==> inputs of v1 <==
// WorkingFinal
module WorkingFinal(input clk, input reset, input wire[15:0] mem_rdata, output wire[15:0] mem_addr, output wire[15:0] mem_wdata, output wire mem_we, output wire halt);
	wire[15:0] MemOut, IRout, AluOutLo, AluOutHi, ALUInA, ALUInB, ALUInC, PCin, PCout, MemAddr, OutBusB, DMRout, RegWD1;
	wire ccpcwrite, ccirwrite, ccA, ccB, ccw1;
	wire[2:0] ccC, RFinB, curstate;
	wire[3:0] opcodereg, ccaluop;
	wire[15:0] LOout,Bout, RegWD2,OutBusA,OutBusC,Aout,Cout,PCSrcIn1,AluSrcCIn1,AluSrcCIn2,AluSrcCIn3,AluSrcCIn4;
	wire wNZ, wire1, PCwrite1,ccw2,ccpcwritecond,cciord,ccmemread,ccmemwrite,ccpcinit;
	wire[1:0] ccpcsource,ccmemtoreg;
	ctrlckt  cc (clk,reset,IRout[15:12],ccw1,ccw2,ccpcwritecond,ccpcwrite,cciord,ccmemread,ccmemwrite,ccmemtoreg,ccirwrite,ccA,ccB,ccC,ccpcsource,ccaluop,ccpcinit,opcodereg,curstate);
	and(wire1,ccpcwritecond,wNZ);
	or(PCwrite1,wire1,ccpcwrite);
	Register PC (PCin,16'd0,PCout,PCwrite1,ccpcinit,clk);
	Mux2to1 IorD (cciord,PCout,LOout,MemAddr);
	assign mem_addr = MemAddr;
	assign mem_wdata = Bout;
	assign mem_we = ccmemwrite;
	assign MemOut = mem_rdata;
	assign halt = (curstate == 3'b010) && (IRout[15:13] == 3'b111);
	IRlt ir1(clk,MemOut,ccirwrite,IRout);
	Register DMR(MemOut,16'd0,DMRout,1'b1,1'b0,clk);
	Mux4to1 MemToReg(ccmemtoreg,DMRout,LOout,PCout,16'd1,RegWD1);
	Mux4to1_3bit m4to13bit (IRout[5:3],IRout[11:9],IRout[15:14],RFinB);
	RegFile rfile1 (IRout[8:6],RFinB,IRout[2:0],IRout[11:9],RegWD1,RegWD2,OutBusA,OutBusB,OutBusC,ccw1,ccw2,clk);
	Register RegAluSrcA(OutBusA,16'd0,Aout,1'b1,1'b0,clk);
	Register RegAluSrcB(OutBusB,16'd0,Bout,1'b1,1'b0,clk);
	Register RegAluSrcC(OutBusC,16'd0,Cout,1'b1,1'b0,clk);
	shiftconcat conc (PCout,IRout[11:0],PCSrcIn1);
	Sext6b s6b (IRout[5:0], AluSrcCIn2);
	shift1 sh1 (AluSrcCIn2,AluSrcCIn1);
	Sext3b s3b (IRout[2:0], AluSrcCIn3);
  ...
export LEC_CHECK = 0
export ABC_AREA = 1
export CAP_MARGIN = 20
export CORE_ASPECT_RATIO = 1.47
export CORE_MARGIN = 2
export CORE_UTILIZATION = 72
export CTS_CLUSTER_DIAMETER = 385
export CTS_CLUSTER_SIZE = 98
export PLACE_DENSITY = 0.35
export SETUP_SLACK_MARGIN = 2.85
export SLEW_MARGIN = 20
export TNS_END_PERCENT = 5
create_clock -name core_clock -period 15.3 [get_ports {clk}]
run.sh (not shown) runs the stock make flow with config.mk's settings and CLKGATE_MAP_FILE=.
==> v23 (differences from v1) <==
ABC_AREA = not set   (was 1)
CORE_ASPECT_RATIO = not set   (was 1.47)
CORE_UTILIZATION = 65   (was 72)
CTS_CLUSTER_DIAMETER = not set   (was 385)
CTS_CLUSTER_SIZE = not set   (was 98)
PLACE_DENSITY = not set   (was 0.35)
SETUP_SLACK_MARGIN = 5.0   (was 2.85)
TNS_END_PERCENT = not set   (was 5)
==> flow/constraint.sdc (replaced) <==
create_clock -name core_clock -period 30.0 [get_ports {clk}]
set_input_delay 6.0000 -clock core_clock [delete_from_list [all_inputs] [get_ports {clk}]]
set_output_delay 6.0000 -clock core_clock [all_outputs]
set_load 0.01 [all_outputs]
==> v33 (differences from v1) <==
ABC_AREA = not set   (was 1)
CORE_ASPECT_RATIO = not set   (was 1.47)
CORE_UTILIZATION = 61   (was 72)
CTS_CLUSTER_DIAMETER = not set   (was 385)
CTS_CLUSTER_SIZE = not set   (was 98)
HOLD_SLACK_MARGIN = 0.3   (was not set)
PLACE_DENSITY = not set   (was 0.35)
SETUP_SLACK_MARGIN = -1.28   (was 2.85)
TNS_END_PERCENT = not set   (was 5)
==> flow/constraint.sdc (replaced) <==
create_clock -name core_clock -period 24.3 [get_ports {clk}]
set_input_delay 4.8600 -clock core_clock [delete_from_list [all_inputs] [get_ports {clk}]]
set_output_delay 4.8600 -clock core_clock [all_outputs]
set_load 0.01 [all_outputs]
==> qor summary <==
Compound-cell area share of the yosys netlist: v33 0.2804; v1 0.2100; v23 0.2804
Share of synthesized area spent on multiplexers: v33 0.06663; v1 0.0004423; v23 0.06663
PostCTS Resize Cnt: v33 84; v1 103; v23 250
Post-place setup slack: v33 -2.530 ns; v1 -11.60 ns; v23 -0.1037 ns
Top-area cell share: v33 0.1214; v1 0.1309; v23 0.1214
Core area: v33 0.03856 mm^2; v1 0.03094 mm^2; v23 0.03626 mm^2
Die width: v33 201.3 um; v1 150.2 um; v23 195.2 um
Post-Synthesis Cells: v33 2990; v1 3329; v23 2990
Instance area at placement: v33 0.02886 mm^2; v1 0.02706 mm^2; v23 0.02505 mm^2
Outcome: v33 complete, but fails checks; v1 aborted with a tool error; v23 aborted with a tool error
Failing step: v33 -; v1 5_1_grt; v23 5_1_grt
Reasons for failing layout checks: v33 negative setup slack; v1 -; v23 -
Yosys cell count: v33 2990; v1 3329; v23 2990
Area of the mapped netlist: v33 0.02375 mm^2; v1 0.02263 mm^2; v23 0.02375 mm^2
Number of distinct library cells after synthesis: v33 98; v1 70; v23 98
Cell count after placement: v33 3969; v1 4161; v23 3397
XORs/XNORs by Area: v33 0.04388; v1 0.03173; v23 0.04388
Total Die Area: v33 0.04054 mm^2; v1 0.03289 mm^2; v23 0.03809 mm^2
Die Span Y: v33 201.3 um; v1 219.0 um; v23 195.2 um
FA/HA/MAJ Cells, Area Fraction: v33 0.1203; v1 0.1263; v23 0.1203
Yosys chip area: v33 0.02375 mm^2; v1 0.02263 mm^2; v23 0.02375 mm^2
Avg Synthesized Cell Area: v33 7.944 um^2; v1 6.798 um^2; v23 7.944 um^2
Post CTS Setup Buffer Count: v33 43; v1 57; v23 169
